--- flow/config.mk ---
export PLATFORM = sky130hd
export DESIGN_NAME = TPU
export DESIGN_NICKNAME = TPU
export VERILOG_FILES = /design/flow/design.v
export SDC_FILE = /design/flow/constraint.sdc
export NUM_CORES = 4
export LEC_CHECK = 0
export CAP_MARGIN = 5
export CORE_MARGIN = 2
export CORE_UTILIZATION = 72
export CTS_CLUSTER_DIAMETER = 103
export PLACE_DENSITY = 0.6
export SETUP_SLACK_MARGIN = 0.92
export SLEW_MARGIN = 20
--- flow/constraint.sdc ---
create_clock -name core_clock -period 4.83 [get_ports {clk}]
set_input_delay 0.9660 -clock core_clock [delete_from_list [all_inputs] [get_ports {clk}]]
set_output_delay 0.9660 -clock core_clock [all_outputs]
set_load 0.01 [all_outputs]
--- flow/design.v ---
module PE(
    rst_n,
    in_valid,
    clk,
    up_in,
    left_in,
    right_out,
    down_out,
    result_out
);
input clk;
input rst_n;
input [7:0] up_in, left_in;
input in_valid;
output reg [7:0] right_out, down_out;
output reg [31:0] result_out;
always @(posedge clk or negedge rst_n) begin
    if(!rst_n) begin
        result_out <= 0;
        right_out <= 0;
        down_out <= 0;
    end
    else if(in_valid) begin
        result_out <= 0;
        right_out <= 0;
        down_out <= 0;
    end
    else begin
        result_out <= result_out + up_in * left_in;
        right_out <= left_in;
        down_out <= up_in;
    end
end
endmodule
module buffer (
    input clk,
    input rst_n,
    input in_valid,
    input [31:0] data_in,
    output reg [31:0] data_out
);
reg [7:0] r1_temp1;
reg [7:0] r2_temp1, r2_temp2;
reg [7:0] r3_temp1, r3_temp2, r3_temp3;
always @(posedge clk or negedge rst_n) begin
    if (!rst_n) begin
        data_out <= 32'b0;
        r1_temp1 <= 8'b0;
        r2_temp1 <= 8'b0;
        r2_temp2 <= 8'b0;
        r3_temp1 <= 8'b0;
        r3_temp2 <= 8'b0;
        r3_temp3 <= 8'b0;
    end 
    else if(in_valid) begin
        data_out <= 32'b0;
        r1_temp1 <= 8'b0;
        r2_temp1 <= 8'b0;
        r2_temp2 <= 8'b0;
        r3_temp1 <= 8'b0;
        r3_temp2 <= 8'b0;
        r3_temp3 <= 8'b0;
    end
    else begin
        r1_temp1 <= data_in[23:16];
        r2_temp1 <= r2_temp2;
        r2_temp2 <= data_in[15:8];
        r3_temp1 <= r3_temp2;
        r3_temp2 <= r3_temp3;
        r3_temp3 <= data_in[7:0];
        data_out <= {data_in[31:24], r1_temp1, r2_temp1, r3_temp1};
    end
end 
endmodule
module systolic_array(
    rst_n,
    in_valid,
    clk,
    in_a,
    in_b,
    out_c_r1,
    out_c_r2,
    out_c_r3,
    out_c_r4
);
input rst_n;
input in_valid;
input clk;
input [31:0] in_a;
input [31:0] in_b;
output [127:0] out_c_r1; 
output [127:0] out_c_r2;
output [127:0] out_c_r3;
output [127:0] out_c_r4;
wire [7:0] vertical_wire[4:0][3:0]; 
wire [7:0] horizontal_wire[3:0][4:0];  
wire [31:0] c_wire[3:0][3:0]; 
assign vertical_wire[0][0] = in_b[31:24];  
assign vertical_wire[0][1] = in_b[23:16];  
assign vertical_wire[0][2] = in_b[15:8];  
assign vertical_wire[0][3] = in_b[7:0];   
assign horizontal_wire[0][0] = in_a[31:24];  
assign horizontal_wire[1][0] = in_a[23:16];  
assign horizontal_wire[2][0] = in_a[15:8];   
assign horizontal_wire[3][0] = in_a[7:0];    
genvar i,j;
generate
    for(i=0;i<4;i=i+1) begin:ROW
        for(j=0;j<4;j=j+1) begin:COL
            PE pe(
                .rst_n(rst_n),
                .in_valid(in_valid),
                .clk(clk),
                .up_in(vertical_wire[i][j]),
                .left_in(horizontal_wire[i][j]),
                .right_out(horizontal_wire[i][j+1]),
                .down_out(vertical_wire[i+1][j]),
                .result_out(c_wire[i][j])
            );
        end
    end
endgenerate
assign out_c_r1 = {c_wire[0][0], c_wire[0][1], c_wire[0][2], c_wire[0][3]};
assign out_c_r2 = {c_wire[1][0], c_wire[1][1], c_wire[1][2], c_wire[1][3]};
assign out_c_r3 = {c_wire[2][0], c_wire[2][1], c_wire[2][2], c_wire[2][3]};
assign out_c_r4 = {c_wire[3][0], c_wire[3][1], c_wire[3][2], c_wire[3][3]};
endmodule
module TPU(
    clk,
    rst_n,
    in_valid,
    K,
    M,
    N,
    busy,
    A_wr_en,
    A_index,
    A_data_in,
    A_data_out,
    B_wr_en,
    B_index,
    B_data_in,
    B_data_out,
    C_wr_en,
    C_index,
    C_data_in,
    C_data_out
);
input clk;
input rst_n;
input            in_valid;
input [7:0]      K;
input [7:0]      M;
input [7:0]      N;
output reg       busy;
output reg          A_wr_en;
output reg [15:0]   A_index;
output     [31:0]   A_data_in;
input  [31:0]       A_data_out;
output reg          B_wr_en;
output reg [15:0]   B_index;
output     [31:0]   B_data_in;
input  [31:0]       B_data_out;
output reg          C_wr_en;
output reg [15:0]   C_index;
output reg [127:0]  C_data_in;
input  [127:0]      C_data_out;
assign A_data_in = 32'd0;
assign B_data_in = 32'd0;
reg [31:0] A_buffer_in, B_buffer_in;
reg [31:0] A_buffer_out, B_buffer_out;
wire [127:0] c_out[3:0];
buffer weight_buffer_A (
    .clk(clk),
    .rst_n(rst_n),
    .in_valid(in_valid),
    .data_in(A_buffer_in),
    .data_out(A_buffer_out)
);
buffer input_buffer_B (
    .clk(clk),
    .rst_n(rst_n),
    .in_valid(in_valid),
    .data_in(B_buffer_in),
    .data_out(B_buffer_out)
);
reg sa_valid;
systolic_array SA (
    .rst_n(rst_n),
    .in_valid(sa_valid),
    .clk(clk),
    .in_a(A_buffer_out),
    .in_b(B_buffer_out),
    .out_c_r1(c_out[0]),
    .out_c_r2(c_out[1]),
    .out_c_r3(c_out[2]),
    .out_c_r4(c_out[3])
);
reg [7:0] M_reg, N_reg, K_reg;
reg [7:0] tile_m, tile_n, tile_k;
reg [7:0] max_tile_m, max_tile_n, max_tile_k;
wire [127:0] c_row0 = c_out[0];
wire [127:0] c_row1 = c_out[1];
wire [127:0] c_row2 = c_out[2];
wire [127:0] c_row3 = c_out[3];
integer i, j;
localparam IDLE = 3'd0;
localparam LOAD = 3'd1;
localparam CALC = 3'd2;
localparam WRITEBACK = 3'd3;
localparam DONE = 3'd4;
reg [3:0] state, next_state;
reg [7:0] load_cnt, calc_cnt, wb_cnt;
reg [15:0] A_addr, B_addr, C_addr;
always @(*) begin
    if(tile_k == max_tile_k - 1) begin
        if(tile_k * 4 + load_cnt > K_reg) begin
            A_addr = (((tile_m * K_reg) + K_reg)) ;
            B_addr = (((tile_n * K_reg) + K_reg));
        end
        else begin
            A_addr = (((tile_m * K_reg) + (tile_k * 4))) + load_cnt;
            B_addr = (((tile_n * K_reg) + (tile_k * 4))) + load_cnt;
        end
    end
    else begin
        A_addr = (((tile_m * K_reg) + (tile_k * 4))) + load_cnt;
        B_addr = (((tile_n * K_reg) + (tile_k * 4))) + load_cnt;
    end
    C_addr = ((tile_n * M_reg) + (tile_m * 4)) + wb_cnt;
end
reg [15:0] next_tile_m, next_tile_n;
always @(*) begin
    if(tile_n < max_tile_n - 1) begin
        next_tile_n = tile_n + 1;
        next_tile_m = tile_m;
    end
    else begin
        next_tile_n = 0;
        if(tile_m < max_tile_m - 1) begin
            next_tile_m = tile_m + 1;
        end
        else begin
            next_tile_m = 0;
        end
    end
end
always @(posedge clk or negedge rst_n) begin
    if(!rst_n) begin
        M_reg <= 0;
        N_reg <= 0;
        K_reg <= 0;
        max_tile_m <= 0;
        max_tile_n <= 0; 
        max_tile_k <= 0;
        tile_k <= 0;
    end
    else if(in_valid) begin
        M_reg <= M;
        N_reg <= N;
        K_reg <= K;
        max_tile_m <= (M + 3) >> 2;  
        max_tile_n <= (N + 3) >> 2; 
        max_tile_k <= (K + 3) >> 2; 
        tile_k <= 0;
    end
end
always @(*) begin
    case(state)
        IDLE: begin
            if(in_valid)
                next_state = LOAD;
            else
                next_state = IDLE;
        end
        LOAD: begin
            if(load_cnt > K_reg || tile_k * 4 + load_cnt > K_reg) 
                next_state = CALC;
            else
                next_state = LOAD;
        end
        CALC: begin
            if(calc_cnt == 7)
                next_state = WRITEBACK;    
            else
                next_state = CALC;
        end
        WRITEBACK: begin
            if(wb_cnt > 3 || tile_m * 4 + wb_cnt >= M_reg) begin
                if(tile_n < max_tile_n - 1 || tile_m < max_tile_m - 1)
                    next_state = LOAD;
                else
                    next_state = DONE;
            end
            else
                next_state = WRITEBACK;
        end
        DONE: begin
            next_state = IDLE;
        end
        default: next_state = IDLE;
    endcase
end
always @(posedge clk or negedge rst_n) begin
    if(!rst_n) begin
        busy <= 0;
        A_wr_en <= 0;
        B_wr_en <= 0;
        C_wr_en <= 0;
        A_index <= 0;
        B_index <= 0;
        C_index <= 0;
        load_cnt <= 0;
        calc_cnt <= 0;
        wb_cnt <= 0;
        sa_valid <= 0;
        tile_m <= 0;
        tile_n <= 0;
        state <= IDLE;
    end
    else begin
        state <= next_state;
        case(state)
            IDLE: begin
                if(in_valid) begin
                    busy <= 1;
                    load_cnt <= 0;
                    calc_cnt <= 0;
                    wb_cnt <= 0;
                    sa_valid <= 1;
                end
                else begin
                    busy <= 0;
                end
                A_buffer_in <= 0;
                B_buffer_in <= 0;
                C_wr_en <= 0;
            end
            LOAD: begin
                A_index <= A_addr;
                B_index <= B_addr;
                sa_valid <= 0;
                if(tile_k * 4 + load_cnt > K_reg) begin
                    A_buffer_in <= 0; 
                    B_buffer_in <= 0;
                end
                else if(load_cnt == 0) begin
                    A_buffer_in <= 0; 
                    B_buffer_in <= 0;
                end
                else begin
                    A_buffer_in <= A_data_out;
                    B_buffer_in <= B_data_out;
                end
                if(load_cnt > K_reg) begin
                    load_cnt <= 0;
                end
                else begin
                    load_cnt <= load_cnt + 1;
                end
            end
            CALC: begin
                A_buffer_in <= 0;
                B_buffer_in <= 0;
                if(calc_cnt == 7) begin
                    calc_cnt <= 0;
                end
                else begin
                    calc_cnt <= calc_cnt + 1;
                end
            end
            WRITEBACK: begin
                if(wb_cnt <= 3 && tile_m * 4 + wb_cnt < M_reg) begin
                    C_wr_en <= 1;
                    C_index <= C_addr;
                    C_data_in <= c_out[wb_cnt];
                    wb_cnt <= wb_cnt + 1;
                end
                else begin
                    C_wr_en <= 0;
                    sa_valid <= 1;
                    tile_m <= next_tile_m;
                    tile_n <= next_tile_n;
                    wb_cnt <= 0;
                end
            end
            DONE: begin
                busy <= 0;
                C_wr_en <= 0;
            end
        endcase
        if(in_valid) begin
            tile_m <= 0;
            tile_n <= 0;
        end
    end
end
endmodule
--- flow/run.sh ---
#!/bin/bash
# the make line also repeats each setting of config.mk as NAME=value (left out here)
make -C /OpenROAD-flow-scripts/flow DESIGN_CONFIG=/design/flow/config.mk WORK_HOME=/design/flow/orfs CLKGATE_MAP_FILE= finish
==> run_results.csv, run 1 <==
group,metric,value,unit
outcome,status,"complete, but fails checks",
outcome,violations,"setup timing",
sta,worstMarginPinSlew,1.16,ns
floorplan,fp.coreArea,0.137,mm2
place,gp_congestion,0.963,
sta,fin_tns_setup,-7.89,ns
route,drtAntennaViolNets,0,
clock_network,path_clk_slew,0.07,ns
power,internal_power,27.0,mW
worst_setup_path,timing.rr.start,"SA.ROW[3].COL[0].pe.result_out[6]$_DFF_PN0_",
power,power.total,45.3,mW
yosys,topCellsByArea,"dfrtp_1 (25%), fa_1 (20%), ha_1 (11%)",
clock_network,cts_tree,"done",
place,dp.cells,12568,
yosys,top_logic_kind,"adder cells",
sta,slew_headroom,0.226,
worst_setup_path,crit_end,"SA.ROW[3].COL[0].pe.result_out[13]$_DFF_PN0_",
yosys,synth_cells,10235,
sta,min_period,5.23,ns
yosys,yosysTopAreaCell,"dfrtp_1",
power,clock_power,11.4,mW
floorplan,die_w,375,um
yosys,synth_adder_area_share,0.307,
floorplan,die_h,375,um
yosys,xor_area_frac,0.0330,
final_layout,syn2layout_area_growth,23.7,%
yosys,ys_cells,10235,
yosys,ys_seq_frac,0.310,
power,powerComb,19.8,mW
worst_setup_path,crit_top_cell,"fa_1",
route,wl_per_cell,23.8,um
sta,setup_ws,-0.399,ns
worst_setup_path,crit_arrival,5.91,ns
yosys,flop_cell,"dfrtp_1",
sta,rsz0062_at_grt,"yes",
global_route,grt_pass1_vias,84341,
clock_network,cts_root_buf,"clkbuf_16",
worst_setup_path,cpLargestDelayFamily,"adder cells",
yosys,top_cell_area_share,0.252,
clock_network,hold_buffers,0,
clock_network,h-tree-depth,4,
sta,hold_viol,0,
worst_setup_path,path_cells,"inv_1 -> fa_1 -> inv_1 -> fa_1 -> inv_1 -> fa_1 -> fa_1 -> inv_2 -> ha_4 -> o21a_1 -> o31a_1 -> or4_4 -> a31oi_1 -> buf_4 -> buf_6 -> o21bai_1 -> a21oi_1 -> xor2_1 -> nor2_1",
place,hpwl,191000,um
worst_setup_path,cp.required,5.51,ns
yosys,simple_gate_share,0.161,
power,power-per-cell-area,370,mW/mm2
worst_setup_path,worstSetupPathType,"flip-flop to flip-flop",
final_layout,final_nets,13445,
power,seq_power_share,0.311,
hold_path,hold_path.class,"input pin to async pin",
sta,worst_clock_skew,0.0552,ns
yosys,postSynthAreaPerCell,9.67,um2
power,p_leak,61.8,nW
yosys,edf_count,192,
worst_setup_path,slowest_delay,0.59,ns
run,warning_count,188,
route,num_vias,82761,
yosys,synth_async_sr_flop_share,0.839,
route,viasPerCell,6.22,
yosys,ys_sh_aoi,0.0786,
worst_setup_path,cp_max_fo,5,
clock_network,clk_latency,0.84,ns
global_route,antenna_found_initial,15,
worst_setup_path,worst-path-buf-inv,6,
sta,fmax,191,MHz
route,drc_errors,0,
yosys,yosys.cell_count.top_type,"inv_1",
sta,whs,0.134,ns
route,firstDrtPassIters,14,
worst_setup_path,r2r_slack,-0.40,ns
power,vdd_ir_drop_max,0.864,mV
worst_setup_path,worstRegToRegCells,19,
yosys,yosys-top-cells-count,"inv_1 (2026), dfrtp_1 (996), fa_1 (986)",
yosys,yosys_area,0.0990,mm2
worst_setup_path,cp-start-kind,"flip-flop",
yosys,synthMuxAreaShare,0.0175,
yosys,ys_types,81,
route,first_iter_violations,9375,
floorplan,rows,136,
floorplan,core_util_floorplan,0.723,
power,power_leader,"combinational logic",
power,p_comb_frac,0.438,
clock_network,clock_sinks,1189,
power,powerSeq,14.1,mW
yosys,ys.flops,1189,
global_route,grtUsageTotal,0.406,
yosys,ys_warn_count,4,
power,p_sw,18.2,mW
worst_setup_path,worstSetupEndpointType,"flip-flop",
power,p_sw_frac,0.403,
sta,slew_viol_final,0,
final_layout,fillers,5923,
final_layout,final_cells,13308,
floorplan,die_area,0.140,mm2
worst_setup_path,worstReg2RegEnd,"SA.ROW[3].COL[0].pe.result_out[13]$_DFF_PN0_",
power,clock_power_share,0.251,
floorplan,ios,463,
worst_setup_path,crit_path_start,"SA.ROW[3].COL[0].pe.result_out[6]$_DFF_PN0_",
clock_network,cts_max_path_buffers,3,
yosys,syn_area,0.0990,mm2
global_route,grt_start_max_net_pins,217,
final_layout,final_core_utilization,0.894,
clock_network,cts_buffers,140,
place,io_buffers,268,
global_route,grt_pass1_wl,449000,um
route,routed_wl,316000,um
sta,finalCritPeriodShare,1.08,
sta,final-setup-viol-count,85,
run,maxCapViolations,0,
worst_setup_path,critPathSlowestCell,"fa_1",
worst_setup_path,cp.depth,19,
global_route,grt.overflow.total,0,
[per-layer routing]
metal / vias up / track usage / share of wire
met1: 40933 / 0.508 / 0.35
met2: 5507 / 0.679 / 0.49
met5: - / 0 / 0.00038
met3: 1708 / 0.0745 / 0.094
li1: 34595 / - / -
met4: 18 / 0.204 / 0.069
[through the flow]
stage	setup WS [ns]	cell area [um2]
2_1_floorplan	-0.210	99600
3_3_place_gp	-0.214	107000
3_5_place_dp	-0.322	107000
4_1_cts	-0.145	119000
5_1_grt	-0.448	122000
6_report	-0.399	122000
[area by class of cell]
type / count / area (um2) / share of cell area
antenna: 5 / 12.5 / 0.000102
clock buffer: 192 / 3990 / 0.0326
clock inverter: 70 / 840 / 0.00686
inverter: 2026 / 7620 / 0.0622
multi-input combinational: 6723 / 65000 / 0.531
sequential: 1189 / 31000 / 0.253
tap: 1794 / 2240 / 0.0183
timing repair buffer: 1309 / 11700 / 0.0957
[repair_timing]
action / in CTS / in global routing
cloned: 5 / 0
setup endpoints to repair: 422 / 575
gates resized: 1150 / 576
buffers inserted: 298 / 170
pin swaps: 498 / 426
==> inputs of run 2 (changes only) <==
ABC_AREA = 1   (was default)
CAP_MARGIN = 0   (was 5)
CELL_PAD_IN_SITES_GLOBAL_PLACEMENT = 1   (was default)
CORE_MARGIN = 6   (was 2)
CORE_UTILIZATION = 32   (was 72)
CTS_CLUSTER_DIAMETER = 74   (was 103)
MAX_ROUTING_LAYER = met5   (was default)
PLACE_DENSITY = 0.56   (was 0.6)
SETUP_SLACK_MARGIN = default   (was 0.92)
TNS_END_PERCENT = 5   (was default)
clock period = 5.4 ns   (was 4.83 ns; I/O delays follow)
==> run_results.csv, run 2 <==
group,metric,value,unit
yosys,syn_area,0.106,mm2
worst_setup_path,critPathSlowestCell,"dfrtp_1",
worst_setup_path,crit_end,"A_index[14]$_DFFE_PN0P_",
global_route,grtUsageTotal,0.190,
sta,hold_viol,0,
worst_setup_path,path_cells,"nand2_1 -> fa_1 -> inv_1 -> fa_1 -> inv_1 -> fa_1 -> fa_1 -> inv_1 -> ha_1 -> a21oi_1 -> nor2_1 -> o21ai_0 -> nand3_1 -> nand2_1 -> nand2_1 -> nand2_1 -> nand2_1 -> nand2_1 -> nand2_1",
run,warning_count,186,
hold_path,hold_path.class,"input pin to async pin",
place,hpwl,259000,um
final_layout,fillers,34588,
worst_setup_path,cp.depth,19,
yosys,topCellsByArea,"dfrtp_1 (24%), fa_1 (19%), inv_1 (13%)",
route,viasPerCell,4.57,
final_layout,flop_area,0.0307,mm2
worst_setup_path,r2r_slack,0.41,ns
floorplan,die_h,587,um
power,powerSeq,12.7,mW
worst_setup_path,timing.rr.start,"K_reg[7]$_DFFE_PN0P_",
power,power_leader,"combinational logic",
floorplan,ios,463,
floorplan,core_util_floorplan,0.323,
worst_setup_path,cpLargestDelayFamily,"adder cells",
final_layout,final_cells,18050,
sta,fmax,200,MHz
place,dp.cells,17719,
route,drc_errors,0,
worst_setup_path,worst-path-buf-inv,3,
worst_setup_path,cp-start-kind,"flip-flop",
clock_network,cts_buffers,180,
power,power-per-cell-area,334,mW/mm2
power,clock_power_share,0.312,
clock_network,cts_tree,"done",
yosys,yosys_area,0.106,mm2
yosys,synth_adder_area_share,0.287,
yosys,top_cell_area_share,0.236,
route,num_vias,82458,
power,p_sw_frac,0.407,
yosys,ys_cells,13495,
yosys,ys_types,59,
worst_setup_path,worstSetupEndpointType,"flip-flop",
sta,min_period,4.99,ns
final_layout,syn2layout_area_growth,12.5,%
floorplan,die_w,587,um
global_route,grt.overflow.total,0,
floorplan,fp.coreArea,0.328,mm2
worst_setup_path,worstRegToRegCells,19,
power,p_leak,65.3,nW
clock_network,cts.repair.resized,0,
power,powerComb,14.6,mW
power,clock_power,12.4,mW
outcome,status,"complete, no violations",
worst_setup_path,slowest_delay,0.80,ns
yosys,postSynthAreaPerCell,7.84,um2
clock_network,postCtsSetupRepairBufs,0,
run,maxCapViolations,0,
worst_setup_path,crit_arrival,5.74,ns
sta,rsz0062_at_grt,"no",
yosys,yosys-top-cells-count,"inv_1 (3608), nand2_1 (2639), nor2_1 (1231)",
yosys,ys_sh_aoi,0.0769,
clock_network,clock_sinks,1189,
power,p_sw,16.2,mW
route,routed_wl,330000,um
yosys,flop_cell,"dfrtp_1",
clock_network,path_clk_slew,0.06,ns
power,power.total,39.7,mW
global_route,grt_pass1_wl,518000,um
yosys,xor_area_frac,0.0128,
global_route,antenna_found_initial,8,
route,wl_per_cell,18.3,um
final_layout,logic_area,0.0592,mm2
place,io_buffers,268,
yosys,yosysTopAreaCell,"dfrtp_1",
yosys,synthMuxAreaShare,0,
yosys,synth_cells,13495,
sta,slew_viol_final,0,
clock_network,h-tree-depth,4,
sta,finalCritPeriodShare,0.925,
final_layout,final_nets,15611,
clock_network,hold_buffers,0,
yosys,top_logic_kind,"adder cells",
yosys,ys_warn_count,4,
yosys,synth_async_sr_flop_share,0.839,
power,p_comb_frac,0.367,
worst_setup_path,worstSetupPathType,"flip-flop to flip-flop",
global_route,grt_start_max_net_pins,154,
route,first_iter_violations,4676,
sta,fin_tns_setup,0,ns
clock_network,cts_root_buf,"clkbuf_16",
clock_network,cts_max_path_buffers,4,
worst_setup_path,cp.required,6.15,ns
worst_setup_path,worstReg2RegEnd,"A_index[14]$_DFFE_PN0P_",
yosys,simple_gate_share,0.180,
floorplan,die_area,0.344,mm2
worst_setup_path,crit_path_start,"K_reg[7]$_DFFE_PN0P_",
yosys,ys_seq_frac,0.290,
worst_setup_path,crit_top_cell,"nand2_1",
place,gp_congestion,0.845,
yosys,ys.flops,1189,
sta,final-setup-viol-count,0,
sta,worstMarginPinSlew,1.12,ns
power,vdd_ir_drop_max,0.293,mV
global_route,grt_pass1_vias,86738,
sta,whs,0.175,ns
sta,slew_headroom,0.255,
route,firstDrtPassIters,7,
worst_setup_path,cp_max_fo,17,
yosys,yosys.cell_count.top_type,"inv_1",
yosys,edf_count,192,
floorplan,rows,210,
route,drtAntennaViolNets,0,
power,seq_power_share,0.320,
clock_network,clk_latency,0.88,ns
sta,worst_clock_skew,0.0635,ns
power,internal_power,23.5,mW
run 2: layer usage:
layer  GRT usage  up-vias  routed length [um]
met2       0.321     1422              156000
met4      0.0531        0               10000
met1       0.260    40256              154000
li1            -    40378                   -
met3      0.0184      402               10600
met5           0        -                   0
run 2: cell type report:
class	count	share of cell area
clock buffers	227	0.0410
clock inverters	102	0.0109
well taps	4346	0.0457
inverters	3634	0.115
flip-flops and latches	1189	0.258
diodes	2	0.0000420
multi-input cells	8168	0.498
repair buffers	382	0.0318
run 2: stage by stage:
step	setup slack, ns	area (um2)	utilization
after CTS	0.402	119000	0.363
final	0.407	119000	0.363
after global routing	0.0599	119000	0.363
after floorplan	0.528	106000	-
after global placement	0.364	113000	0.344
after detailed placement	0.375	113000	0.344
==> inputs of run 3 (changes only) <==
CAP_MARGIN = 25   (was 0)
CELL_PAD_IN_SITES_GLOBAL_PLACEMENT = 2   (was 1)
CORE_ASPECT_RATIO = 0.76   (was default)
CORE_MARGIN = 2   (was 6)
CORE_UTILIZATION = 20   (was 32)
CTS_CLUSTER_DIAMETER = default   (was 74)
GPL_ROUTABILITY_DRIVEN = 1   (was default)
GPL_TIMING_DRIVEN = 0   (was default)
MIN_ROUTING_LAYER = met1   (was default)
PLACE_DENSITY = default   (was 0.56)
PLACE_DENSITY_LB_ADDON = 0.14   (was default)
SETUP_SLACK_MARGIN = 1.29   (was default)
SLEW_MARGIN = 5   (was 20)
TNS_END_PERCENT = 25   (was 5)
clock period = 5.36 ns   (was 5.4 ns; I/O delays follow)
==> run_results.csv, run 3 <==
group,metric,value,unit
global_route,grt_pass1_vias,88844,
yosys,synth_adder_area_share,0.287,
route,top_layer_used,"met4",
yosys,synth_async_sr_flop_share,0.839,
worst_setup_path,crit_end,"C_index[14]$_DFFE_PN0P_",
worst_setup_path,crit_path_start,"tile_n[3]$_DFFE_PN0P_",
floorplan,fp.coreArea,0.526,mm2
clock_network,cts_buffers,172,
place,io_buffers,268,
clock_network,cts_root_buf,"clkbuf_16",
worst_setup_path,cp.required,6.13,ns
power,powerComb,22.6,mW
place,hpwl,363000,um
yosys,ys.flops,1189,
worst_setup_path,worstRegToRegCells,21,
yosys,top_cell_area_share,0.236,
power,seq_power_share,0.256,
final_layout,flop_area,0.0308,mm2
floorplan,die_h,638,um
final_layout,fillers,58058,
sta,setup_ws,0.726,ns
clock_network,clk_latency,0.95,ns
place,place_ws,-0.801,ns
worst_setup_path,worstSetupPathType,"flip-flop to flip-flop",
route,firstDrtPassIters,6,
sta,worst_clock_skew,0.0769,ns
worst_setup_path,cpLargestDelayFamily,"adder cells",
power,vdd_ir_drop_max,0.274,mV
worst_setup_path,critPathSlowestCell,"fa_1",
route,drtAntennaViolNets,0,
route,met1_length,236000,um
yosys,yosys-top-cells-count,"inv_1 (3608), nand2_1 (2639), nor2_1 (1231)",
outcome,status,"complete, no violations",
route,viasPerCell,3.98,
route,route.met2.wl,194000,um
sta,slew_viol_final,0,
floorplan,rows,232,
worst_setup_path,worstSetupEndpointType,"flip-flop",
power,p_sw_frac,0.437,
global_route,grt.overflow.total,0,
power,power_leader,"combinational logic",
yosys,xor_area_frac,0.0128,
worst_setup_path,r2r_slack,0.73,ns
floorplan,die_w,838,um
clock_network,cts_max_path_buffers,4,
global_route,grt_start_max_net_pins,142,
clock_network,h-tree-depth,4,
yosys,flop_cell,"dfrtp_1",
worst_setup_path,cp_max_fo,4,
route,num_vias,86484,
final_layout,logic_area,0.0662,mm2
yosys,yosys.cell_count.top_type,"inv_1",
yosys,postSynthAreaPerCell,7.84,um2
sta,fin_tns_setup,0,ns
route,routed_wl,452000,um
worst_setup_path,worstReg2RegEnd,"C_index[14]$_DFFE_PN0P_",
worst_setup_path,path_cells,"buf_8 -> buf_8 -> buf_8 -> nand2_2 -> inv_2 -> fa_1 -> inv_2 -> fa_1 -> inv_2 -> fa_1 -> fa_1 -> inv_1 -> fa_1 -> inv_2 -> ha_4 -> nand2_2 -> nor2_4 -> nand3_1 -> nand3_2 -> xor2_1 -> o21ai_1",
yosys,ys_cells,13495,
run,maxCapViolations,0,
power,p_comb_frac,0.476,
worst_setup_path,worst-path-buf-inv,8,
worst_setup_path,slowest_delay,0.54,ns
power,internal_power,26.6,mW
clock_network,hold_buffers,0,
place,gp_congestion,0.800,
clock_network,cts_tree,"done",
hold_path,hold_path.class,"input pin to async pin",
power,p_leak,72.4,nW
yosys,topCellsByArea,"dfrtp_1 (24%), fa_1 (19%), inv_1 (13%)",
floorplan,ios,463,
worst_setup_path,crit_top_cell,"fa_1",
worst_setup_path,cp-start-kind,"flip-flop",
yosys,yosysTopAreaCell,"dfrtp_1",
route,wl_per_cell,20.8,um
sta,finalCritPeriodShare,0.865,
floorplan,core_util_floorplan,0.201,
power,powerSeq,12.1,mW
final_layout,syn2layout_area_growth,31.0,%
clock_network,clock_sinks,1189,
sta,final-setup-viol-count,0,
sta,min_period,4.63,ns
yosys,synthMuxAreaShare,0,
yosys,syn_area,0.106,mm2
sta,rsz0062_at_grt,"yes",
power,power-per-cell-area,342,mW/mm2
clock_network,path_clk_slew,0.06,ns
yosys,ys_seq_frac,0.290,
worst_setup_path,crit_arrival,5.40,ns
global_route,grtUsageTotal,0.165,
yosys,simple_gate_share,0.180,
yosys,ys_types,59,
sta,slew_headroom,0.285,
yosys,edf_count,192,
power,clock_power,12.7,mW
worst_setup_path,timing.rr.start,"tile_n[3]$_DFFE_PN0P_",
floorplan,die_area,0.535,mm2
yosys,synth_cells,13495,
sta,worstMarginPinSlew,1.07,ns
sta,hold_viol,0,
power,p_sw,20.7,mW
global_route,antenna_found_initial,56,
route,routed-wl-met3,16500,um
yosys,yosys_area,0.106,mm2
worst_setup_path,cp.depth,21,
final_layout,final_nets,16596,
global_route,grt_pass1_wl,647000,um
yosys,top_logic_kind,"adder cells",
route,drc_errors,0,
yosys,ys_sh_aoi,0.0769,
yosys,ys_warn_count,4,
sta,fmax,216,MHz
power,clock_power_share,0.268,
run,warning_count,187,
route,first_iter_violations,5000,
-- run 3: repair_timing --
| action | in CTS | in global routing |
|---|---|---|
| pin swaps | 168 | 543 |
| cloned | 0 | 20 |
| setup endpoints to repair | 629 | 592 |
| resized | 794 | 2341 |
| hold endpoints to repair | 0 | 0 |
| setup buffers | 98 | 350 |
-- run 3: area by class of cell --
cell class	instances	share of cell area
clock inverter	90	0.00865
antenna	19	0.000343
tap	7020	0.0634
inverter	3634	0.0986
timing repair buffer	804	0.0591
sequential	1189	0.222
buffer	569	0.0351
clock buffer	225	0.0348
multi-input combinational	8170	0.478
-- run 3: per-layer routing --
layer  track usage  up-vias
met1         0.255    42722
met4        0.0224        0
met2         0.252     1053
met5             0        -
met3        0.0189      284
li1              -    42425
-- run 3: metrics by stage --
step	utilization	instance area (um2)	hold WS (ns)	total power, mW	std cells
2_1_floorplan	-	106000	0.434	22.4	13560
3_3_place_gp	0.223	118000	0.440	31.0	20848
3_5_place_dp	0.226	119000	0.445	30.9	20916
4_1_cts	0.243	128000	0.181	45.0	21329
5_1_grt	0.263	139000	0.203	51.2	21707
6_report	0.263	139000	0.206	47.4	21720
==> inputs of run 4 (changes only) <==
CAP_MARGIN = 0   (was 25)
CORE_ASPECT_RATIO = default   (was 0.76)
CORE_UTILIZATION = 22   (was 20)
CTS_CLUSTER_DIAMETER = 85   (was default)
GPL_ROUTABILITY_DRIVEN = default   (was 1)
GPL_TIMING_DRIVEN = 1   (was 0)
MAX_ROUTING_LAYER = default   (was met5)
MIN_ROUTING_LAYER = default   (was met1)
PLACE_DENSITY_LB_ADDON = default   (was 0.14)
SETUP_SLACK_MARGIN = 0.65   (was 1.29)
SLEW_MARGIN = 20   (was 5)
TNS_END_PERCENT = default   (was 25)
clock period = 4.08 ns   (was 5.36 ns; I/O delays follow)
==> run_results.csv, run 4 <==
group,metric,value,unit
outcome,status,"complete, but fails checks",
outcome,violations,"setup timing",
hold_path,hold_depth,3,
floorplan,fp.coreArea,0.479,mm2
yosys,top_logic_kind,"adder cells",
place,io_buffers,268,
yosys,yosys_area,0.106,mm2
floorplan,core_util_floorplan,0.221,
final_layout,syn2layout_area_growth,40.1,%
worst_setup_path,worstSetupPathType,"flip-flop to flip-flop",
place,placedInstanceArea,0.126,mm2
worst_setup_path,critPathSlowestCell,"fa_1",
sta,fin_tns_setup,-12.09,ns
run,warning_count,174,
power,powerSeq,16.4,mW
worst_setup_path,crit_arrival,5.16,ns
global_route,grt_start_max_net_pins,140,
power,p_sw,26.8,mW
final_layout,flop_area,0.0310,mm2
clock_network,cts_root_buf,"clkbuf_16",
sta,hold_viol,0,
place,hpwl,299000,um
yosys,xor_area_frac,0.0128,
yosys,synthMuxAreaShare,0,
power,vdd_ir_drop_max,0.337,mV
power,clock_power,17.2,mW
global_route,grt.overflow.total,0,
route,wl_per_cell,17.4,um
worst_setup_path,cp.required,4.83,ns
yosys,ys_types,59,
power,clock_power_share,0.262,
route,viasPerCell,4.04,
route,routed_wl,379000,um
yosys,flop_cell,"dfrtp_1",
clock_network,clk_latency,0.92,ns
clock_network,cts_buffers,184,
power,power-per-cell-area,442,mW/mm2
global_route,antenna_found_initial,23,
global_route,grt_pass1_wl,577000,um
sta,setup_ws,-0.325,ns
hold_path,holdCritStartpoint,"in_valid",
route,drtAntennaViolNets,0,
worst_setup_path,slowest_delay,0.55,ns
clock_network,cts_max_path_buffers,4,
route,num_vias,88029,
worst_setup_path,crit_end,"C_index[12]$_DFFE_PN0P_",
yosys,syn_area,0.106,mm2
sta,slew_viol_final,0,
worst_setup_path,crit_top_cell,"fa_1",
power,p_comb_frac,0.488,
yosys,ys_cells,13495,
yosys,yosys-top-cells-count,"inv_1 (3608), nand2_1 (2639), nor2_1 (1231)",
route,drc_errors,0,
final_layout,fillers,51711,
clock_network,h-tree-depth,4,
yosys,ys_seq_frac,0.290,
worst_setup_path,worstRegToRegCells,19,
power,seq_power_share,0.250,
clock_network,clock_sinks,1189,
final_layout,final_nets,17266,
hold_path,min_to,"K_reg[2]$_DFFE_PN0P_",
sta,rsz0062_at_grt,"yes",
worst_setup_path,path_cells,"nand2_2 -> inv_2 -> fa_1 -> inv_2 -> fa_1 -> inv_1 -> fa_1 -> fa_1 -> inv_1 -> fa_1 -> inv_2 -> ha_4 -> buf_4 -> nand2_4 -> o21ai_4 -> nand2_2 -> nand3_2 -> xnor2_2 -> o21ai_1",
sta,final-setup-viol-count,138,
worst_setup_path,timing.rr.start,"M_reg[2]$_DFFE_PN0P_",
power,p_sw_frac,0.409,
yosys,synth_async_sr_flop_share,0.839,
route,first_iter_violations,3759,
final_layout,logic_area,0.0705,mm2
yosys,top_cell_area_share,0.236,
yosys,ys.flops,1189,
worst_setup_path,crit_path_start,"M_reg[2]$_DFFE_PN0P_",
yosys,synth_cells,13495,
yosys,topCellsByArea,"dfrtp_1 (24%), fa_1 (19%), inv_1 (13%)",
clock_network,cts_tree,"done",
yosys,yosysTopAreaCell,"dfrtp_1",
sta,worst_clock_skew,0.110,ns
sta,finalCritPeriodShare,1.08,
global_route,grt_pass1_vias,92407,
yosys,postSynthAreaPerCell,7.84,um2
run,maxCapViolations,0,
worst_setup_path,worstReg2RegEnd,"C_index[12]$_DFFE_PN0P_",
clock_network,path_clk_slew,0.06,ns
floorplan,rows,254,
worst_setup_path,cp.depth,19,
sta,fmax,227,MHz
hold_path,hold_path.class,"input pin to flip-flop",
worst_setup_path,cp_max_fo,4,
power,power_leader,"combinational logic",
power,p_leak,77.5,nW
yosys,edf_count,192,
floorplan,ios,463,
worst_setup_path,worst-path-buf-inv,6,
worst_setup_path,cp-start-kind,"flip-flop",
global_route,grtUsageTotal,0.154,
yosys,synth_adder_area_share,0.287,
sta,worstMarginPinSlew,1.01,ns
worst_setup_path,cpLargestDelayFamily,"adder cells",
route,firstDrtPassIters,5,
yosys,ys_warn_count,4,
power,powerComb,32.0,mW
power,internal_power,38.7,mW
worst_setup_path,worstSetupEndpointType,"flip-flop",
floorplan,die_w,697,um
yosys,simple_gate_share,0.180,
floorplan,die_area,0.486,mm2
final_layout,finalInstanceArea,0.148,mm2
sta,slew_headroom,0.327,
yosys,yosys.cell_count.top_type,"inv_1",
sta,min_period,4.41,ns
yosys,ys_sh_aoi,0.0769,
worst_setup_path,r2r_slack,-0.33,ns
place,gp_congestion,0.799,
floorplan,die_h,697,um
-- run 4: timing repair --
action	4_1_cts	5_1_grt
pin swaps	773	743
gates cloned	5	1
hold endpoints to repair	42	0
setup endpoints to repair	602	614
buffers inserted	272	162
hold buffers	1	0
resized	2127	1190
-- run 4: metrics by stage --
stage	util	power [mW]	std cells	setup WS [ns]	hold slack [ns]
floorplan	-	30.0	13560	-0.559	0.434
global placement	0.263	41.7	20983	-0.475	0.445
detailed placement	0.263	41.7	20983	-0.469	0.445
CTS	0.297	64.4	21601	-0.345	0.312
global route	0.310	70.6	21765	-0.541	0.387
finish	0.310	65.5	21772	-0.325	0.412
-- run 4: final cells by class --
type	instances	area share
clock buffer	252	0.0360
timing repair buffer	2029	0.125
tap	6400	0.0540
antenna	8	0.000135
sequential	1189	0.209
inverter	3634	0.0925
multi-input combinational	8172	0.476
clock inverter	88	0.00747
-- run 4: metal layers --
metal,track usage,share of wire
met5,0,0.000087
met4,0.0304,0.020
met3,0.0155,0.028
met2,0.263,0.48
met1,0.211,0.47
==> inputs of run 5 (changes only) <==
ABC_AREA = default   (was 1)
CAP_MARGIN = 20   (was 0)
CELL_PAD_IN_SITES_GLOBAL_PLACEMENT = default   (was 2)
CORE_UTILIZATION = 70   (was 22)
CTS_CLUSTER_DIAMETER = 362   (was 85)
GPL_TIMING_DRIVEN = default   (was 1)
PLACE_DENSITY = 0.6   (was default)
SETUP_SLACK_MARGIN = 0.92   (was 0.65)
clock period = 3.23 ns   (was 4.08 ns; I/O delays follow)
==> run_results.csv, run 5 <==
group,metric,value,unit
power,p_comb_frac,0.479,
yosys,xor_area_frac,0.0330,
clock_network,clk_latency,0.85,ns
worst_setup_path,worstSetupPathType,"flip-flop to flip-flop",
yosys,synthMuxAreaShare,0.0175,
power,clock_power_share,0.235,
hold_path,min_to,"max_tile_n[5]$_DFFE_PN0P_",
hold_path,hold_depth,2,
sta,min_period,5.38,ns
power,power-per-cell-area,569,mW/mm2
floorplan,die_w,380,um
clock_network,cts_tree,"done",
worst_setup_path,critPathSlowestCell,"fa_1",
floorplan,core_util_floorplan,0.708,
floorplan,fp.coreArea,0.140,mm2
power,powerComb,34.7,mW
power,seq_power_share,0.287,
worst_setup_path,r2r_slack,-2.15,ns
outcome,violations,"setup timing",
hold_path,holdCritStartpoint,"in_valid",
yosys,yosys-top-cells-count,"inv_1 (2026), dfrtp_1 (996), fa_1 (986)",
route,wl_per_cell,25.3,um
worst_setup_path,crit_end,"SA.ROW[0].COL[1].pe.result_out[26]$_DFF_PN0_",
yosys,postSynthAreaPerCell,9.67,um2
worst_setup_path,worstSetupEndpointType,"flip-flop",
power,power_leader,"combinational logic",
yosys,yosys.cell_count.top_type,"inv_1",
route,routed_wl,354000,um
worst_setup_path,worst-path-buf-inv,7,
sta,worstMarginPinSlew,1.19,ns
yosys,topCellsByArea,"dfrtp_1 (25%), fa_1 (20%), ha_1 (11%)",
yosys,ys_warn_count,4,
yosys,ys.flops,1189,
place,placedInstanceArea,0.116,mm2
worst_setup_path,timing.rr.start,"SA.ROW[0].COL[0].pe.right_out[2]$_DFF_PN0_",
sta,slew_headroom,0.203,
floorplan,ios,463,
final_layout,final_nets,14036,
power,clock_power,17.0,mW
clock_network,cts_max_path_buffers,3,
yosys,ys_sh_aoi,0.0786,
global_route,grtUsageTotal,0.421,
route,drc_errors,0,
yosys,syn_area,0.0990,mm2
global_route,grt.overflow.total,0,
yosys,synth_cells,10235,
global_route,grt_pass1_wl,479000,um
power,power.total,72.5,mW
worst_setup_path,path_cells,"buf_4 -> buf_6 -> and2_1 -> fa_2 -> fa_1 -> ha_1 -> inv_1 -> fa_1 -> inv_1 -> ha_4 -> buf_4 -> o21ai_1 -> nor3_2 -> nor2_2 -> o21ai_1 -> buf_4 -> a221oi_4 -> buf_6 -> nor3_2 -> xnor2_1 -> nor2_1",
yosys,yosysTopAreaCell,"dfrtp_1",
clock_network,clock_sinks,1189,
sta,hold_viol,0,
worst_setup_path,slowest_delay,0.49,ns
floorplan,die_area,0.144,mm2
yosys,edf_count,192,
worst_setup_path,cp.depth,21,
power,p_leak,65.0,nW
yosys,yosys_area,0.0990,mm2
yosys,ys_seq_frac,0.310,
route,drtAntennaViolNets,0,
global_route,antenna_found_initial,23,
sta,slew_viol_final,0,
yosys,ys_types,81,
worst_setup_path,worstRegToRegCells,21,
route,viasPerCell,6.34,
yosys,top_cell_area_share,0.252,
yosys,simple_gate_share,0.161,
floorplan,die_h,380,um
worst_setup_path,crit_top_cell,"buf_4",
sta,worst_clock_skew,0.0425,ns
sta,finalCritPeriodShare,1.66,
power,p_sw_frac,0.406,
clock_network,cts_buffers,136,
worst_setup_path,cp-start-kind,"flip-flop",
clock_network,h-tree-depth,4,
place,hpwl,208000,um
worst_setup_path,cpLargestDelayFamily,"adder cells",
power,vdd_ir_drop_max,1.77,mV
power,internal_power,43.0,mW
sta,final-setup-viol-count,662,
worst_setup_path,worstReg2RegEnd,"SA.ROW[0].COL[1].pe.result_out[26]$_DFF_PN0_",
yosys,flop_cell,"dfrtp_1",
hold_path,hold_path.class,"input pin to flip-flop",
final_layout,finalInstanceArea,0.127,mm2
yosys,synth_async_sr_flop_share,0.839,
power,p_sw,29.5,mW
clock_network,cts_root_buf,"clkbuf_16",
yosys,top_logic_kind,"adder cells",
worst_setup_path,crit_path_start,"SA.ROW[0].COL[0].pe.right_out[2]$_DFF_PN0_",
global_route,grt_pass1_vias,90033,
power,powerSeq,20.8,mW
final_layout,syn2layout_area_growth,28.6,%
sta,fmax,186,MHz
place,io_buffers,268,
route,firstDrtPassIters,14,
sta,rsz0062_at_grt,"yes",
place,gp_congestion,0.969,
worst_setup_path,cp.required,3.90,ns
worst_setup_path,cp_max_fo,8,
global_route,grt_start_max_net_pins,182,
place,place_ws,-1.79,ns
route,first_iter_violations,11054,
sta,setup_ws,-2.15,ns
place,dp.cells,13380,
route,num_vias,88600,
outcome,status,"complete, but fails checks",
yosys,ys_cells,10235,
floorplan,rows,137,
run,warning_count,191,
final_layout,final_cells,13982,
worst_setup_path,crit_arrival,6.05,ns
run,maxCapViolations,0,
clock_network,path_clk_slew,0.07,ns
final_layout,fillers,5452,
yosys,synth_adder_area_share,0.307,
[run 5: repair_timing]
item                                    CTS  global route
pin swaps                               359           332
hold endpoints to repair                 24             0
gates cloned                              6             1
hold buffers                              1             0
resized                                 721           487
buffers inserted                        201           128
endpoints found under the setup margin  977          1036
[run 5: cell type report]
class                           instances  area (um2)  share of cell area
Antenna cell                           12        30.0            0.000236
Timing Repair Buffer                 1902       16300               0.128
Multi-Input combinational cell       6725       65300               0.513
Clock inverter                         65         826             0.00649
Sequential cell                      1189       31000               0.243
Inverter                             2026        7620              0.0598
Clock buffer                          187        3870              0.0304
Tap cell                             1876        2350              0.0184
[run 5: through the flow]
step	util	setup TNS, ns	hold WS, ns
after global routing	0.910	-794.67	0.198
after global placement	0.827	-561.80	0.417
after CTS	0.889	-590.65	0.167
after detailed placement	0.827	-625.56	0.421
after floorplan	-	-626.15	0.350
final	0.910	-719.55	0.181
[run 5: metal layers]
layer | share of wire | routed length (um) | global-route usage
met1 | 0.33 | 117000 | 0.506
met2 | 0.47 | 165000 | 0.706
met3 | 0.11 | 39400 | 0.0846
met4 | 0.093 | 32900 | 0.250
met5 | 0.00053 | 186 | 0
==> inputs of run 6 (changes only) <==
CORE_ASPECT_RATIO = 0.76   (was default)
CORE_UTILIZATION = 58   (was 70)
CTS_CLUSTER_DIAMETER = default   (was 362)
GPL_ROUTABILITY_DRIVEN = 1   (was default)
MAX_ROUTING_LAYER = met5   (was default)
MIN_ROUTING_LAYER = met1   (was default)
PLACE_DENSITY = 0.8   (was 0.6)
SETUP_SLACK_MARGIN = 1.45   (was 0.92)
SLEW_MARGIN = 5   (was 20)
TNS_END_PERCENT = 5   (was default)
clock period = 6.2 ns   (was 3.23 ns; I/O delays follow)
==> run_results.csv, run 6 <==
group,metric,value,unit
outcome,status,"complete, no violations",
route,drtAntennaViolNets,0,
run,maxCapViolations,0,
power,power_leader,"combinational logic",
yosys,yosysTopAreaCell,"dfrtp_1",
worst_setup_path,slowest_delay,0.57,ns
clock_network,clock_sinks,1189,
floorplan,ios,463,
worst_setup_path,cpLargestDelayFamily,"adder cells",
yosys,ys_cells,10235,
floorplan,fp.coreArea,0.170,mm2
route,routed_wl,252000,um
global_route,grt.overflow.total,0,
floorplan,die_h,364,um
route,first_iter_violations,7090,
worst_setup_path,cp.depth,18,
sta,slew_viol_final,0,
yosys,postSynthAreaPerCell,9.67,um2
floorplan,rows,132,
power,powerComb,11.2,mW
floorplan,die_area,0.174,mm2
yosys,ys_types,81,
final_layout,fillers,12663,
yosys,yosys-top-cells-count,"inv_1 (2026), dfrtp_1 (996), fa_1 (986)",
sta,min_period,5.08,ns
worst_setup_path,crit_top_cell,"fa_1",
clock_network,h-tree-depth,4,
yosys,yosys_area,0.0990,mm2
final_layout,final_cells,12952,
yosys,top_cell_area_share,0.252,
worst_setup_path,cp-start-kind,"flip-flop",
yosys,simple_gate_share,0.161,
sta,fin_tns_setup,0,ns
yosys,ys.flops,1189,
route,drc_errors,0,
yosys,ys_seq_frac,0.310,
place,gp_congestion,0.937,
route,firstDrtPassIters,12,
worst_setup_path,cp_max_fo,8,
worst_setup_path,cp.required,6.87,ns
worst_setup_path,worstReg2RegEnd,"C_index[15]$_DFFE_PN0P_",
run,warning_count,174,
global_route,grtUsageTotal,0.288,
power,p_comb_frac,0.371,
power,p_sw_frac,0.384,
power,internal_power,18.6,mW
worst_setup_path,timing.rr.start,"tile_n[4]$_DFFE_PN0P_",
worst_setup_path,worstSetupEndpointType,"flip-flop",
floorplan,core_util_floorplan,0.583,
sta,hold_viol,0,
place,hpwl,186000,um
worst_setup_path,path_cells,"buf_12 -> buf_4 -> buf_4 -> nand2_1 -> fa_1 -> inv_1 -> fa_1 -> fa_1 -> fa_1 -> ha_1 -> ha_1 -> or3_1 -> o211a_1 -> o21a_1 -> o21a_1 -> o41ai_2 -> xnor2_1 -> o21ai_1",
power,clock_power_share,0.269,
yosys,xor_area_frac,0.0330,
place,io_buffers,268,
worst_setup_path,worstSetupPathType,"flip-flop to flip-flop",
floorplan,die_w,478,um
sta,rsz0062_at_grt,"yes",
sta,worstMarginPinSlew,1.02,ns
power,powerSeq,10.9,mW
power,vdd_ir_drop_max,0.321,mV
worst_setup_path,crit_path_start,"tile_n[4]$_DFFE_PN0P_",
final_layout,syn2layout_area_growth,12.1,%
yosys,flop_cell,"dfrtp_1",
sta,worst_clock_skew,0.0335,ns
worst_setup_path,worst-path-buf-inv,4,
clock_network,clk_latency,0.80,ns
route,wl_per_cell,19.5,um
clock_network,cts_buffers,131,
final_layout,final_nets,12622,
yosys,synth_async_sr_flop_share,0.839,
worst_setup_path,crit_end,"C_index[15]$_DFFE_PN0P_",
hold_path,hold_path.class,"input pin to async pin",
yosys,synthMuxAreaShare,0.0175,
yosys,edf_count,192,
global_route,grt_pass1_vias,73889,
clock_network,hold_buffers,0,
global_route,grt_start_max_net_pins,179,
worst_setup_path,worstRegToRegCells,18,
yosys,yosys.cell_count.top_type,"inv_1",
yosys,ys_warn_count,4,
worst_setup_path,r2r_slack,1.12,ns
yosys,synth_cells,10235,
clock_network,path_clk_slew,0.07,ns
yosys,synth_adder_area_share,0.307,
power,power-per-cell-area,272,mW/mm2
worst_setup_path,critPathSlowestCell,"fa_1",
power,clock_power,8.13,mW
route,num_vias,72801,
power,p_leak,56.7,nW
yosys,top_logic_kind,"adder cells",
sta,final-setup-viol-count,0,
clock_network,cts_max_path_buffers,3,
clock_network,cts_root_buf,"clkbuf_16",
clock_network,cts_tree,"done",
global_route,antenna_found_initial,7,
route,viasPerCell,5.62,
place,dp.cells,12545,
power,p_sw,11.6,mW
sta,slew_headroom,0.321,
yosys,topCellsByArea,"dfrtp_1 (25%), fa_1 (20%), ha_1 (11%)",
sta,fmax,197,MHz
yosys,ys_sh_aoi,0.0786,
sta,finalCritPeriodShare,0.819,
yosys,syn_area,0.0990,mm2
power,seq_power_share,0.360,
global_route,grt_pass1_wl,398000,um
worst_setup_path,crit_arrival,5.75,ns
run 6: metal layers:
metal,up-vias,GRT usage,routed length [um],share of wire
met3,468,0.0681,23100,0.092
met1,36433,0.409,108000,0.43
met5,-,0,13,0.000052
met2,2970,0.436,113000,0.45
met4,2,0.0936,8210,0.033
li1,32928,-,-,-
run 6: cell type report:
cell class	count	area (um2)	area share
multi-input combinational	6721	60500	0.545
sequential	1189	30900	0.278
inverter	2026	7630	0.0688
timing repair buffer	497	4710	0.0424
clock buffer	176	3690	0.0333
tap	2278	2850	0.0257
clock inverter	64	704	0.00635
antenna	1	2.50	0.0000225
run 6: stage by stage:
step | total power [mW] | area (um2) | hold slack (ns) | utilization | worst slack, ns
after CTS | 29.8 | 110000 | 0.358 | 0.645 | 1.03
after detailed placement | 21.3 | 104000 | 0.422 | 0.611 | 0.741
final | 30.2 | 111000 | 0.374 | 0.653 | 1.12
after global placement | 20.8 | 104000 | 0.411 | 0.611 | 0.846
after global routing | 32.3 | 111000 | 0.394 | 0.653 | 0.928
after floorplan | 18.0 | 99300 | 0.397 | - | 1.12
run 6: what timing repair did:
action                                 4_1_cts  5_1_grt
pin swaps                                   64       41
buffers inserted                            86       80
setup endpoints to repair                  265      318
resized                                    203      222
endpoints found under the hold margin        0        0
==> inputs of run 7 (changes only) <==
ABC_AREA = 1   (was default)
CELL_PAD_IN_SITES_GLOBAL_PLACEMENT = 0   (was default)
CORE_ASPECT_RATIO = default   (was 0.76)
CORE_UTILIZATION = 40   (was 58)
CTS_CLUSTER_DIAMETER = 215   (was default)
CTS_CLUSTER_SIZE = 16   (was default)
GPL_ROUTABILITY_DRIVEN = 0   (was 1)
GPL_TIMING_DRIVEN = 1   (was default)
HOLD_SLACK_MARGIN = 0.1   (was default)
MAX_ROUTING_LAYER = met4   (was met5)
MIN_ROUTING_LAYER = default   (was met1)
PLACE_DENSITY = 0.6   (was 0.8)
SETUP_SLACK_MARGIN = default   (was 1.45)
SLEW_MARGIN = 15   (was 5)
TNS_END_PERCENT = default   (was 5)
clock period = 10.4 ns   (was 6.2 ns; I/O delays follow)
==> run_results.csv, run 7 <==
group,metric,value,unit
outcome,status,"complete, no violations",
clock_network,cts_buffers,84,
yosys,top_logic_kind,"adder cells",
place,placedInstanceArea,0.111,mm2
power,p_sw_frac,0.438,
final_layout,syn2layout_area_growth,7.35,%
worst_setup_path,cp.depth,20,
global_route,grt.overflow.total,0,
place,place_ws,5.06,ns
floorplan,die_w,518,um
worst_setup_path,crit_path_start,"tile_n[5]$_DFFE_PN0P_",
power,p_comb_frac,0.421,
power,power_leader,"combinational logic",
clock_network,h-tree-depth,3,
sta,worst_clock_skew,0.0504,ns
power,seq_power_share,0.382,
clock_network,cts.repair.resized,0,
yosys,ys.flops,1189,
place,dp.cells,16817,
yosys,simple_gate_share,0.180,
sta,setup_ws,5.09,ns
final_layout,final_nets,15447,
hold_path,hold_path.class,"flip-flop to flip-flop",
power,powerSeq,6.60,mW
floorplan,core_util_floorplan,0.403,
power,internal_power,9.72,mW
route,wl_per_cell,16.7,um
floorplan,die_h,518,um
global_route,antenna_found_initial,8,
clock_network,path_clk_slew,0.09,ns
power,clock_power_share,0.197,
sta,slew_viol_final,0,
yosys,synth_cells,13495,
hold_path,hold_depth,2,
worst_setup_path,cpLargestDelayFamily,"adder cells",
worst_setup_path,worstSetupPathType,"flip-flop to flip-flop",
power,power-per-cell-area,152,mW/mm2
clock_network,clock_sinks,1189,
run,warning_count,166,
worst_setup_path,worstReg2RegEnd,"C_index[11]$_DFFE_PN0P_",
place,io_buffers,268,
yosys,top_cell_area_share,0.236,
yosys,yosys_area,0.106,mm2
sta,rsz0062_at_grt,"no",
yosys,yosys-top-cells-count,"inv_1 (3608), nand2_1 (2639), nor2_1 (1231)",
sta,fin_tns_setup,0,ns
yosys,ys_types,59,
yosys,edf_count,192,
worst_setup_path,slowest_delay,1.04,ns
yosys,synthMuxAreaShare,0,
sta,slew_headroom,0.213,
sta,final-setup-viol-count,0,
worst_setup_path,cp.required,11.12,ns
sta,min_period,5.31,ns
floorplan,ios,463,
worst_setup_path,path_cells,"nand2_1 -> fa_1 -> inv_1 -> fa_1 -> inv_1 -> fa_1 -> inv_1 -> fa_1 -> inv_1 -> fa_1 -> inv_1 -> ha_1 -> a21oi_1 -> o21ai_1 -> nand2_1 -> nand2_1 -> a21oi_1 -> xnor2_1 -> nand2_1 -> nand2_1",
worst_setup_path,cp_max_fo,22,
worst_setup_path,cp-start-kind,"flip-flop",
clock_network,cts_root_buf,"clkbuf_16",
final_layout,final_core_utilization,0.432,
clock_network,clk_latency,0.80,ns
global_route,grt_pass1_wl,455000,um
global_route,grtUsageTotal,0.218,
yosys,xor_area_frac,0.0128,
power,p_leak,63.0,nW
global_route,grt_pass1_vias,80091,
yosys,ys_warn_count,4,
yosys,ys_seq_frac,0.290,
power,p_sw,7.56,mW
yosys,topCellsByArea,"dfrtp_1 (24%), fa_1 (19%), inv_1 (13%)",
power,vdd_ir_drop_max,0.148,mV
yosys,yosys.cell_count.top_type,"inv_1",
floorplan,die_area,0.269,mm2
yosys,syn_area,0.106,mm2
yosys,ys_cells,13495,
final_layout,final_cells,16957,
yosys,yosysTopAreaCell,"dfrtp_1",
yosys,ys_sh_aoi,0.0769,
worst_setup_path,worst-path-buf-inv,5,
clock_network,hold_buffers,0,
route,drc_errors,0,
worst_setup_path,worstRegToRegCells,20,
yosys,synth_async_sr_flop_share,0.839,
yosys,postSynthAreaPerCell,7.84,um2
route,drtAntennaViolNets,0,
worst_setup_path,r2r_slack,5.09,ns
hold_path,holdCritStartpoint,"weight_buffer_A.r3_temp3[0]$_DFF_PN0_",
sta,whs,0.456,ns
clock_network,cts_max_path_buffers,3,
route,firstDrtPassIters,6,
route,routed_wl,283000,um
clock_network,postCtsSetupRepairBufs,0,
sta,worstMarginPinSlew,1.17,ns
yosys,synth_adder_area_share,0.287,
worst_setup_path,timing.rr.start,"tile_n[5]$_DFFE_PN0P_",
worst_setup_path,crit_arrival,6.04,ns
route,num_vias,81079,
power,powerComb,7.28,mW
floorplan,fp.coreArea,0.263,mm2
sta,finalCritPeriodShare,0.511,
yosys,flop_cell,"dfrtp_1",
hold_path,min_to,"weight_buffer_A.r3_temp2[0]$_DFF_PN0_",
route,viasPerCell,4.78,
worst_setup_path,worstSetupEndpointType,"flip-flop",
floorplan,rows,188,
global_route,grt_start_max_net_pins,144,
run,maxCapViolations,0,
place,hpwl,219000,um
clock_network,cts_tree,"done",
sta,hold_viol,0,
worst_setup_path,crit_end,"C_index[11]$_DFFE_PN0P_",
route,first_iter_violations,5753,
sta,fmax,188,MHz
power,power.total,17.3,mW
final_layout,finalInstanceArea,0.114,mm2
power,clock_power,3.40,mW
worst_setup_path,critPathSlowestCell,"dfrtp_1",
==> run 7: metal layers <==
layer | GRT usage | part of all wire | vias up
li1 | - | - | 39898
met1 | 0.296 | 0.46 | 39072
met2 | 0.351 | 0.47 | 1827
met3 | 0.0219 | 0.042 | 282
met4 | 0.0511 | 0.025 | 0
met5 | - | 0 | -
==> run 7: cell type report <==
cell class / count / area [um2]
well taps: 3515 / 4400
clock inverters: 8 / 165
inverters: 3634 / 13700
fillers: 26711 / 149000
diodes: 5 / 12.5
flip-flops and latches: 1189 / 30700
multi-input cells: 8168 / 59300
clock buffers: 124 / 2250
repair buffers: 314 / 3100
==> inputs of run 8 (changes only) <==
ABC_AREA = default   (was 1)
CELL_PAD_IN_SITES_GLOBAL_PLACEMENT = default   (was 0)
CTS_CLUSTER_DIAMETER = default   (was 215)
CTS_CLUSTER_SIZE = default   (was 16)
GPL_ROUTABILITY_DRIVEN = default   (was 0)
GPL_TIMING_DRIVEN = 0   (was 1)
HOLD_SLACK_MARGIN = default   (was 0.1)
MAX_ROUTING_LAYER = default   (was met4)
SETUP_SLACK_MARGIN = 0.28   (was default)
clock period = 6.5 ns   (was 10.4 ns; I/O delays follow)
==> run_results.csv, run 8 <==
group,metric,value,unit
outcome,status,"complete, no violations",
route,first_iter_violations,5254,
yosys,topCellsByArea,"dfrtp_1 (25%), fa_1 (20%), ha_1 (11%)",
power,power-per-cell-area,265,mW/mm2
sta,worstMarginPinSlew,1.12,ns
worst_setup_path,worstRegToRegCells,19,
clock_network,path_clk_slew,0.06,ns
final_layout,final_nets,12805,
sta,rsz0062_at_grt,"yes",
floorplan,rows,182,
yosys,top_logic_kind,"adder cells",
run,warning_count,192,
power,power.total,29.7,mW
route,firstDrtPassIters,13,
worst_setup_path,worstSetupPathType,"flip-flop to flip-flop",
power,internal_power,18.3,mW
route,drtAntennaViolNets,0,
power,p_leak,57.1,nW
worst_setup_path,crit_end,"C_index[15]$_DFFE_PN0P_",
global_route,grt.overflow.total,0,
power,powerSeq,10.3,mW
place,hpwl,230000,um
power,clock_power,8.80,mW
yosys,ys.flops,1189,
sta,hold_viol,0,
worst_setup_path,crit_arrival,6.74,ns
yosys,yosys.cell_count.top_type,"inv_1",
run,maxCapViolations,0,
floorplan,ios,463,
global_route,grtUsageTotal,0.232,
worst_setup_path,crit_path_start,"tile_m[5]$_DFFE_PN0P_",
clock_network,cts_buffers,147,
sta,final-setup-viol-count,0,
floorplan,die_h,502,um
place,dp.cells,13820,
worst_setup_path,r2r_slack,0.46,ns
worst_setup_path,worstReg2RegEnd,"C_index[15]$_DFFE_PN0P_",
sta,worst_clock_skew,0.0487,ns
final_layout,syn2layout_area_growth,13.2,%
sta,fmax,166,MHz
yosys,simple_gate_share,0.161,
worst_setup_path,cp_max_fo,10,
yosys,xor_area_frac,0.0330,
yosys,ys_seq_frac,0.310,
yosys,edf_count,192,
worst_setup_path,worst-path-buf-inv,5,
worst_setup_path,worstSetupEndpointType,"flip-flop",
sta,setup_ws,0.464,ns
global_route,antenna_found_initial,27,
sta,min_period,6.04,ns
hold_path,hold_path.class,"input pin to async pin",
place,gp_congestion,0.936,
global_route,grt_pass1_wl,446000,um
clock_network,h-tree-depth,4,
clock_network,hold_buffers,0,
place,io_buffers,268,
power,power_leader,"combinational logic",
yosys,postSynthAreaPerCell,9.67,um2
floorplan,core_util_floorplan,0.403,
yosys,flop_cell,"dfrtp_1",
power,p_comb_frac,0.356,
place,place_ws,0.0440,ns
power,vdd_ir_drop_max,0.286,mV
yosys,synth_cells,10235,
route,viasPerCell,5.14,
yosys,yosys_area,0.0990,mm2
power,clock_power_share,0.296,
yosys,ys_types,81,
worst_setup_path,critPathSlowestCell,"fa_1",
sta,whs,0.414,ns
power,p_sw_frac,0.385,
worst_setup_path,cpLargestDelayFamily,"adder cells",
clock_network,cts_tree,"done",
route,drc_errors,0,
route,num_vias,72467,
clock_network,cts_max_path_buffers,3,
clock_network,cts_root_buf,"clkbuf_16",
worst_setup_path,timing.rr.start,"tile_m[5]$_DFFE_PN0P_",
yosys,top_cell_area_share,0.252,
worst_setup_path,cp.required,7.21,ns
yosys,yosysTopAreaCell,"dfrtp_1",
worst_setup_path,slowest_delay,0.60,ns
yosys,yosys-top-cells-count,"inv_1 (2026), dfrtp_1 (996), fa_1 (986)",
power,p_sw,11.4,mW
yosys,synthMuxAreaShare,0.0175,
worst_setup_path,cp-start-kind,"flip-flop",
floorplan,die_w,502,um
power,powerComb,10.6,mW
final_layout,final_cells,14112,
route,wl_per_cell,20.5,um
yosys,ys_sh_aoi,0.0786,
floorplan,fp.coreArea,0.246,mm2
clock_network,clk_latency,0.85,ns
power,seq_power_share,0.347,
yosys,synth_async_sr_flop_share,0.839,
route,routed_wl,289000,um
sta,slew_viol_final,0,
clock_network,clock_sinks,1189,
global_route,grt_pass1_vias,74887,
sta,slew_headroom,0.252,
yosys,ys_warn_count,4,
yosys,ys_cells,10235,
sta,fin_tns_setup,0,ns
sta,finalCritPeriodShare,0.929,
worst_setup_path,cp.depth,19,
yosys,syn_area,0.0990,mm2
floorplan,die_area,0.252,mm2
yosys,synth_adder_area_share,0.307,
worst_setup_path,path_cells,"clkbuf_1 -> inv_1 -> fa_1 -> inv_1 -> fa_1 -> fa_1 -> fa_1 -> inv_1 -> fa_1 -> inv_1 -> ha_1 -> o21a_1 -> o31a_1 -> o211a_1 -> o21a_1 -> o21a_1 -> o41ai_1 -> xnor2_1 -> o21ai_0",
worst_setup_path,crit_top_cell,"fa_1",
global_route,grt_start_max_net_pins,151,
[run 8: layout make-up]
cell class / count / area (um2)
buffer: 364 / 1690
fill: 23302 / 134000
antenna: 19 / 47.5
sequential: 1189 / 30700
tap: 3220 / 4030
clock buffer: 199 / 4260
multi-input combinational: 6721 / 59400
timing repair buffer: 300 / 3460
inverter: 2026 / 7600
clock inverter: 74 / 883
[run 8: what timing repair did]
item	in CTS	in global routing
gates resized	6	25
buffers inserted	0	0
pin swaps	0	0
setup endpoints to repair	8	18
[run 8: metal layers]
| layer | routed length (um) | vias up | track usage |
|---|---|---|---|
| li1 | - | 33340 | - |
| met1 | 127000 | 36529 | 0.316 |
| met2 | 133000 | 2111 | 0.370 |
| met3 | 17600 | 485 | 0.0379 |
| met4 | 11400 | 2 | 0.0871 |
| met5 | 13 | - | 0 |
[run 8: through the flow]
stage | util | cell area, um2
finish | 0.456 | 112000
global route | 0.456 | 112000
CTS | 0.455 | 112000
detailed placement | 0.434 | 107000
global placement | 0.431 | 106000
floorplan | - | 99300
No activity file was given, so power comes from the tool's default toggle rates.
